==> trial 88 <==
==> flow/design.v <==
module adder16_7 (
    input [5:0] alufn,
    input [15:0] a,
    input [15:0] b,
    output reg [15:0] out,
    output reg z,
    output reg n,
    output reg v
  );
  reg [15:0] sum;
  reg [15:0] xb;
  always @* begin
    xb = b ^ {5'h10{alufn[0+0-:1]}};
    case (alufn[0+1-:2])
      2'h0: begin
        sum = a + b;
      end
      2'h1: begin
        sum = a - b;
      end
      2'h2: begin
        sum = a * b;
      end
      2'h3: begin
        sum = xb + 1'h1;
      end
      default: begin
        sum = a - b;
      end
    endcase
    v = (a[15+0-:1] & xb[15+0-:1] & ~sum[15+0-:1]) | (~a[15+0-:1] & ~xb[15+0-:1] & sum[15+0-:1]);
    n = sum[15+0-:1];
    z = (~|sum);
    out = sum;
  end
endmodule
module boolean16_9 (
    input [5:0] alufn,
    input [15:0] a,
    input [15:0] b,
    output reg [15:0] out
  );
  always @* begin
    case (alufn[0+3-:4])
      4'h8: begin
        out = a & b;
      end
      4'he: begin
        out = a | b;
      end
      4'h6: begin
        out = a ^ b;
      end
      4'ha: begin
        out = a;
      end
      default: begin
        out = 16'h0000;
      end
    endcase
  end
endmodule
module compare16_10 (
    input [5:0] alufn,
    input z,
    input v,
    input n,
    output reg [15:0] out
  );
  always @* begin
    case (alufn[1+1-:2])
      2'h1: begin
        out = z;
      end
      2'h2: begin
        out = n ^ v;
      end
      2'h3: begin
        out = z | (n ^ v);
      end
      default: begin
        out = 1'h0;
      end
    endcase
  end
endmodule
module shifter16_8 (
    input [15:0] a,
    input [15:0] b,
    input [5:0] alufn,
    output reg [15:0] out
  );
  always @* begin
    case (alufn[0+1-:2])
      2'h0: begin
        out = a <<< b[0+4-:5];
      end
      2'h1: begin
        out = a >>> b[0+4-:5];
      end
      2'h3: begin
        out = $signed(a) >>> b[0+4-:5];
      end
      default: begin
        out = 1'h0;
      end
    endcase
  end
endmodule
module alu_3 (
    input [5:0] alufn,
    input [15:0] a,
    input [15:0] b,
    output reg [15:0] alu_output
  );
  wire [16-1:0] M_add_out;
  wire [1-1:0] M_add_z;
  wire [1-1:0] M_add_n;
  wire [1-1:0] M_add_v;
  reg [6-1:0] M_add_alufn;
  reg [16-1:0] M_add_a;
  reg [16-1:0] M_add_b;
  adder16_7 add (
    .alufn(M_add_alufn),
    .a(M_add_a),
    .b(M_add_b),
    .out(M_add_out),
    .z(M_add_z),
    .n(M_add_n),
    .v(M_add_v)
  );
  wire [16-1:0] M_shift_out;
  reg [16-1:0] M_shift_a;
  reg [16-1:0] M_shift_b;
  reg [6-1:0] M_shift_alufn;
  shifter16_8 shift (
    .a(M_shift_a),
    .b(M_shift_b),
    .alufn(M_shift_alufn),
    .out(M_shift_out)
  );
  wire [16-1:0] M_bool_out;
  reg [6-1:0] M_bool_alufn;
  reg [16-1:0] M_bool_a;
  reg [16-1:0] M_bool_b;
  boolean16_9 bool (
    .alufn(M_bool_alufn),
    .a(M_bool_a),
    .b(M_bool_b),
    .out(M_bool_out)
  );
  wire [16-1:0] M_comp_out;
  reg [6-1:0] M_comp_alufn;
  reg [1-1:0] M_comp_z;
  reg [1-1:0] M_comp_v;
  reg [1-1:0] M_comp_n;
  compare16_10 comp (
    .alufn(M_comp_alufn),
    .z(M_comp_z),
    .v(M_comp_v),
    .n(M_comp_n),
    .out(M_comp_out)
  );
  always @* begin
    M_add_a = a;
    M_add_b = b;
    M_add_alufn = alufn;
    if (alufn[5:4] == 2'h3) begin
      M_add_alufn[1:0] = 2'h1;
    end
    M_comp_v = M_add_v;
    M_comp_n = M_add_n;
    M_comp_z = M_add_z;
    M_comp_alufn = alufn;
    M_bool_a = a;
    M_bool_b = b;
    M_bool_alufn = alufn;
    M_shift_a = a;
    M_shift_b = b;
    M_shift_alufn = alufn;
    case (alufn[4+1-:2])
      2'h0: begin
        alu_output = M_add_out;
      end
      2'h1: begin
        alu_output = M_bool_out;
      end
      2'h2: begin
        alu_output = M_shift_out;
      end
      2'h3: begin
        alu_output = M_comp_out;
      end
      default: begin
        alu_output = 16'h0000;
      end
    endcase
  end
endmodule
module alu16_top (
    input clk,
    input [5:0] alufn,
    input [15:0] a,
    input [15:0] b,
    output reg [15:0] y
  );
  reg [5:0] alufn_q;
  reg [15:0] a_q;
  reg [15:0] b_q;
  wire [15:0] alu_out;
  alu_3 alu (
    .alufn(alufn_q),
    .a(a_q),
    .b(b_q),
    .alu_output(alu_out)
  );
  always @(posedge clk) begin
    alufn_q <= alufn;
    a_q <= a;
    b_q <= b;
    y <= alu_out;
  end
endmodule
==> flow/run.sh <==
#!/bin/bash
# the make line also repeats each setting of config.mk as NAME=value (left out here)
make -C /OpenROAD-flow-scripts/flow DESIGN_CONFIG=/design/flow/config.mk WORK_HOME=/design/flow/orfs CLKGATE_MAP_FILE= finish
==> flow/config.mk <==
export PLATFORM = sky130hd
export DESIGN_NAME = alu16_top
export DESIGN_NICKNAME = alu16_top
export VERILOG_FILES = /design/flow/design.v
export SDC_FILE = /design/flow/constraint.sdc
export NUM_CORES = 4
export LEC_CHECK = 0
export ABC_AREA = 1
export CAP_MARGIN = 20
export CORE_MARGIN = 2
export CORE_UTILIZATION = 70
export CTS_CLUSTER_DIAMETER = 276
export CTS_CLUSTER_SIZE = 34
export MAX_ROUTING_LAYER = met4
export SETUP_SLACK_MARGIN = 0.99
export SLEW_MARGIN = 20
==> flow/constraint.sdc <==
create_clock -name core_clock -period 5.26 [get_ports {clk}]
set_input_delay 1.0520 -clock core_clock [delete_from_list [all_inputs] [get_ports {clk}]]
set_output_delay 1.0520 -clock core_clock [all_outputs]
set_load 0.01 [all_outputs]
==> trial 96: changes against trial 88 <==
==> flow/config.mk (replaced) <==
export PLATFORM = sky130hd
export DESIGN_NAME = alu16_top
export DESIGN_NICKNAME = alu16_top
export VERILOG_FILES = /design/flow/design.v
export SDC_FILE = /design/flow/constraint.sdc
export NUM_CORES = 4
export LEC_CHECK = 0
export CAP_MARGIN = 20
export CELL_PAD_IN_SITES_GLOBAL_PLACEMENT = 3
export CORE_MARGIN = 2
export CORE_UTILIZATION = 36
export CTS_CLUSTER_DIAMETER = 306
export CTS_CLUSTER_SIZE = 100
export PLACE_DENSITY = 0.89
export SLEW_MARGIN = 20
export TNS_END_PERCENT = 20
==> flow/constraint.sdc (replaced) <==
create_clock -name core_clock -period 6.5 [get_ports {clk}]
set_input_delay 1.3000 -clock core_clock [delete_from_list [all_inputs] [get_ports {clk}]]
set_output_delay 1.3000 -clock core_clock [all_outputs]
set_load 0.01 [all_outputs]
==> comparison table <==
Status: trial 96 finished clean; trial 88 stopped before the end
Stage where the flow stopped: trial 96 -; trial 88 global routing (5_1_grt)
Synthesized area: trial 96 9030 µm²; trial 88 9830 µm²
Post-Syn Area per Cell: trial 96 7.71 µm²; trial 88 6.64 µm²
Fp util: trial 96 36.9%; trial 88 71.1%
Total cells reported by yosys after synthesis: trial 96 1172; trial 88 1482
Proportion of synthesized area in mux cells: trial 96 2.12%; trial 88 0.407%
Number of rows in the core area: trial 96 57; trial 88 43
Worst slack at placement: trial 96 204 ps; trial 88 -434 ps
XOR-XNOR Cells, Area Fraction: trial 96 7.43%; trial 88 4.41%
Compound-Gate Fraction of Synth Area: trial 96 19.7%; trial 88 13.9%
Share of synthesized cell area in and, or, nand and nor gates: trial 96 17.7%; trial 88 26.5%
Most frequent cell after synthesis: trial 96 sky130_fd_sc_hd__inv_1; trial 88 sky130_fd_sc_hd__nand2_1
Share of the yosys chip area belonging to registers: trial 96 12.0%; trial 88 11.0%

* * *

==> v26 <==
// alu16_top: RTL as listed in full above, without the edits since
clock: 6.5 ns
lec_check: 0
abc_area: 1
cap_margin: 20
cell_pad_in_sites_global_placement: 3
core_margin: 2
core_utilization: 32
cts_cluster_diameter: 306
cts_cluster_size: 100
place_density: 0.89
slew_margin: 20
tns_end_percent: 95
run.sh (not shown) runs the stock make flow with config.mk's settings and CLKGATE_MAP_FILE=.
==> inputs of v3, as changes to v26 <==
==> flow/config.mk (replaced) <==
export PLATFORM = sky130hd
export DESIGN_NAME = alu16_top
export DESIGN_NICKNAME = alu16_top
export VERILOG_FILES = /design/flow/design.v
export SDC_FILE = /design/flow/constraint.sdc
export NUM_CORES = 4
export LEC_CHECK = 0
export ABC_AREA = 1
export CAP_MARGIN = 20
export CORE_ASPECT_RATIO = 0.92
export CORE_MARGIN = 2
export CORE_UTILIZATION = 72
export GPL_ROUTABILITY_DRIVEN = 0
export HOLD_SLACK_MARGIN = 0.3
export SLEW_MARGIN = 20
==> flow/constraint.sdc (replaced) <==
create_clock -name core_clock -period 2.0 [get_ports {clk}]
set_input_delay 0.4000 -clock core_clock [delete_from_list [all_inputs] [get_ports {clk}]]
set_output_delay 0.4000 -clock core_clock [all_outputs]
set_load 0.01 [all_outputs]
==> inputs of v18, as changes to v26 <==
==> flow/config.mk (replaced) <==
export PLATFORM = sky130hd
export DESIGN_NAME = alu16_top
export DESIGN_NICKNAME = alu16_top
export VERILOG_FILES = /design/flow/design.v
export SDC_FILE = /design/flow/constraint.sdc
export NUM_CORES = 4
export LEC_CHECK = 0
export CAP_MARGIN = 20
export CORE_MARGIN = 2
export CORE_UTILIZATION = 71
export PLACE_DENSITY_LB_ADDON = 0.27
export SLEW_MARGIN = 20
export TNS_END_PERCENT = 5
==> flow/constraint.sdc (replaced) <==
create_clock -name core_clock -period 5.31 [get_ports {clk}]
set_input_delay 1.0620 -clock core_clock [delete_from_list [all_inputs] [get_ports {clk}]]
set_output_delay 1.0620 -clock core_clock [all_outputs]
set_load 0.01 [all_outputs]
==> summary of the runs <==
v18 ended with an error in 5_1_grt on GRT-0116. v26 completed without violations. v3 did not get past 4_1_cts.
Synthesized cell count is the same in v3 and v26.
Area after synthesis: v18 is lower than v26 (8.2%).
The lowest die area belongs to v18, the highest to v26.

* * *

==> run a <==
// alu16_top: RTL as listed in full above, without the edits since
==> flow/config.mk <==
export PLATFORM = sky130hd
export DESIGN_NAME = alu16_top
export DESIGN_NICKNAME = alu16_top
export VERILOG_FILES = /design/flow/design.v
export SDC_FILE = /design/flow/constraint.sdc
export NUM_CORES = 4
export LEC_CHECK = 0
export CAP_MARGIN = 20
export CORE_MARGIN = 2
export CORE_UTILIZATION = 72
export CTS_CLUSTER_SIZE = 22
export PLACE_DENSITY_LB_ADDON = 0.04
export SETUP_SLACK_MARGIN = -0.14
export SLEW_MARGIN = 20
==> flow/constraint.sdc <==
create_clock -name core_clock -period 5.62 [get_ports {clk}]
set_input_delay 1.1240 -clock core_clock [delete_from_list [all_inputs] [get_ports {clk}]]
set_output_delay 1.1240 -clock core_clock [all_outputs]
set_load 0.01 [all_outputs]
==> inputs of run b, as changes to run a <==
CORE_UTILIZATION = 40   (was 72)
CTS_CLUSTER_SIZE = unset   (was 22)
PLACE_DENSITY_LB_ADDON = unset   (was 0.04)
SETUP_SLACK_MARGIN = unset   (was -0.14)
==> flow/constraint.sdc (replaced) <==
create_clock -name core_clock -period 6.35 [get_ports {clk}]
set_input_delay 1.2700 -clock core_clock [delete_from_list [all_inputs] [get_ports {clk}]]
set_output_delay 1.2700 -clock core_clock [all_outputs]
set_load 0.01 [all_outputs]
==> inputs of run c, as changes to run a <==
ABC_AREA = 1   (was unset)
CAP_MARGIN = 30   (was 20)
CELL_PAD_IN_SITES_DETAIL_PLACEMENT = 1   (was unset)
CELL_PAD_IN_SITES_GLOBAL_PLACEMENT = 0   (was unset)
CORE_ASPECT_RATIO = 0.66   (was unset)
CORE_MARGIN = 3   (was 2)
CORE_UTILIZATION = 44   (was 72)
CTS_CLUSTER_DIAMETER = 386   (was unset)
CTS_CLUSTER_SIZE = 100   (was 22)
GPL_ROUTABILITY_DRIVEN = 0   (was unset)
GPL_TIMING_DRIVEN = 0   (was unset)
HOLD_SLACK_MARGIN = 0.16   (was unset)
MAX_ROUTING_LAYER = met5   (was unset)
MIN_ROUTING_LAYER = met1   (was unset)
SETUP_SLACK_MARGIN = unset   (was -0.14)
TNS_END_PERCENT = 10   (was unset)
==> flow/constraint.sdc (replaced) <==
create_clock -name core_clock -period 7.86 [get_ports {clk}]
set_input_delay 1.5720 -clock core_clock [delete_from_list [all_inputs] [get_ports {clk}]]
set_output_delay 1.5720 -clock core_clock [all_outputs]
set_load 0.01 [all_outputs]
==> inputs of run d, as changes to run a <==
ABC_AREA = 1   (was unset)
CAP_MARGIN = 25   (was 20)
CELL_PAD_IN_SITES_DETAIL_PLACEMENT = 1   (was unset)
CELL_PAD_IN_SITES_GLOBAL_PLACEMENT = 0   (was unset)
CORE_ASPECT_RATIO = 0.66   (was unset)
CORE_MARGIN = 3   (was 2)
CORE_UTILIZATION = 44   (was 72)
CTS_CLUSTER_SIZE = unset   (was 22)
GPL_ROUTABILITY_DRIVEN = 0   (was unset)
GPL_TIMING_DRIVEN = 0   (was unset)
HOLD_SLACK_MARGIN = 0.18   (was unset)
MAX_ROUTING_LAYER = met5   (was unset)
MIN_ROUTING_LAYER = met2   (was unset)
PLACE_DENSITY = 0.53   (was unset)
PLACE_DENSITY_LB_ADDON = unset   (was 0.04)
SETUP_SLACK_MARGIN = unset   (was -0.14)
==> flow/constraint.sdc (replaced) <==
create_clock -name core_clock -period 7.86 [get_ports {clk}]
set_input_delay 1.5720 -clock core_clock [delete_from_list [all_inputs] [get_ports {clk}]]
set_output_delay 1.5720 -clock core_clock [all_outputs]
set_load 0.01 [all_outputs]
==> Slide: Implementation Results <==
Run Summary

Global routing
  • GRT Residual Overflow: 19

Outcome
  • Status: aborted with a tool error
  • Halt Stage: global routing
  • Err: [ERROR GRT-0116] Global routing finished with congestion. Check the congestion regions in the DRC Viewer.

Placement
  • Placed insts: 1,457

Floorplan
  • Die height: 116 µm
The numbers above come from run a.

==> Slide: Implementation Results <==
Run Summary

Outcome
  • Status: aborted with a tool error
  • Halt Stage: global routing
  • Err: [ERROR GRT-0116] Global routing finished with congestion. Check the congestion regions in the DRC Viewer.

Logic synthesis
  • Unique masters post-synth: 55
  • Synth logic family: adder cells

Global routing
  • GRT Residual Overflow: 37

Floorplan
  • Die height: 127 µm
The numbers above come from run d.

==> Slide: Implementation Results <==
Implementation Results

Setup path
  • CP max FO: 10

Floorplan
  • FP Rows: 43
  • Die height: 127 µm

Placement
  • Placed insts: 1,828

Clock network
  • Clk buf depth: 2

Global routing
  • GRT Residual Overflow: 0

Outcome
  • Status: finished clean

Final layout
  • Sequential portion of the cell area: 9.90%
The numbers above come from run c.

==> Slide: Implementation Results <==
Implementation Results

Clock network
  • Post-cts resize count: 0

Setup path
  • Setup crit end: y[15]

Floorplan
  • Die height: 154 µm

Placement
  • Placed insts: 1,500

Global routing
  • GRT Residual Overflow: 0

Final layout
  • Fillers: 2,218
  • Clkbuf count: 5

Outcome
  • Status: finished clean
The numbers above come from run b.


* * *

==> job 2879 <==
Starts from the design.v that is shown in full above.
Settings: LEC_CHECK=0, CAP_MARGIN=20, CORE_MARGIN=2, CORE_UTILIZATION=71, SETUP_SLACK_MARGIN=1.57, SLEW_MARGIN=20; clock period 5.31 ns.
==> job 433: changes against job 2879 <==
--- a/flow/config.mk
+++ b/flow/config.mk
@@ -6,7 +6,12 @@
 export NUM_CORES = 4
 export LEC_CHECK = 0
-export CAP_MARGIN = 20
+export ABC_AREA = 1
+export CAP_MARGIN = 40
+export CORE_ASPECT_RATIO = 1.31
 export CORE_MARGIN = 2
-export CORE_UTILIZATION = 71
-export SETUP_SLACK_MARGIN = 1.57
+export CORE_UTILIZATION = 72
+export CTS_CLUSTER_DIAMETER = 400
+export CTS_CLUSTER_SIZE = 99
+export MAX_ROUTING_LAYER = met4
+export PLACE_DENSITY = 0.39
 export SLEW_MARGIN = 20
==> flow/constraint.sdc (replaced) <==
create_clock -name core_clock -period 2.43 [get_ports {clk}]
set_input_delay 0.4860 -clock core_clock [delete_from_list [all_inputs] [get_ports {clk}]]
set_output_delay 0.4860 -clock core_clock [all_outputs]
set_load 0.01 [all_outputs]
==> job 5903: changes against job 2879 <==
--- a/flow/config.mk
+++ b/flow/config.mk
@@ -8,5 +8,5 @@
 export CAP_MARGIN = 20
 export CORE_MARGIN = 2
-export CORE_UTILIZATION = 71
-export SETUP_SLACK_MARGIN = 1.57
+export CORE_UTILIZATION = 68
+export SETUP_SLACK_MARGIN = -0.14
 export SLEW_MARGIN = 20
==> flow/constraint.sdc (replaced) <==
create_clock -name core_clock -period 5.62 [get_ports {clk}]
set_input_delay 1.1240 -clock core_clock [delete_from_list [all_inputs] [get_ports {clk}]]
set_output_delay 1.1240 -clock core_clock [all_outputs]
set_load 0.01 [all_outputs]
==> qor summary <==
Run status: job 5903 complete, but fails checks; job 2879 stopped before the end; job 433 stopped before the end
Stage where the flow stopped: job 5903 -; job 2879 global routing (5_1_grt); job 433 clock tree synthesis (4_1_cts)
Layout check failures: job 5903 negative setup slack; job 2879 -; job 433 -
Number of cells produced by synthesis: job 5903 1,172; job 2879 1,172; job 433 1,482
Number of cells in Yosys stat: job 5903 1,172; job 2879 1,172; job 433 1,482
Number of H-tree branching levels: job 5903 2; job 2879 2; job 433 -
Routability cong.: job 5903 1.09; job 2879 1.09; job 433 1.12
Simple-gate area share of the yosys netlist: job 5903 17.7%; job 2879 17.7%; job 433 26.5%
Count of clock tree sinks: job 5903 54; job 2879 54; job 433 -
XOR-XNOR Cells, Area Fraction: job 5903 7.43%; job 2879 7.43%; job 433 4.41%
Average size of a mapped cell: job 5903 7.71 sq um; job 2879 7.71 sq um; job 433 6.64 sq um
Placed cell count: job 5903 1,456; job 2879 1,453; job 433 1,869
Yosys-reported design area after synthesis: job 5903 9030 sq um; job 2879 9030 sq um; job 433 9830 sq um
Floorplan Utilization: job 5903 69.0%; job 2879 72.2%; job 433 74.1%
Adder-Cell Fraction of Synth Area: job 5903 31.5%; job 2879 31.5%; job 433 29.0%
Fraction of synthesized cell area taken by the top area cell type: job 5903 18.0%; job 2879 18.0%; job 433 16.5%
Number of hold-repair buffers added at the cts stage: job 5903 0; job 2879 0; job 433 -
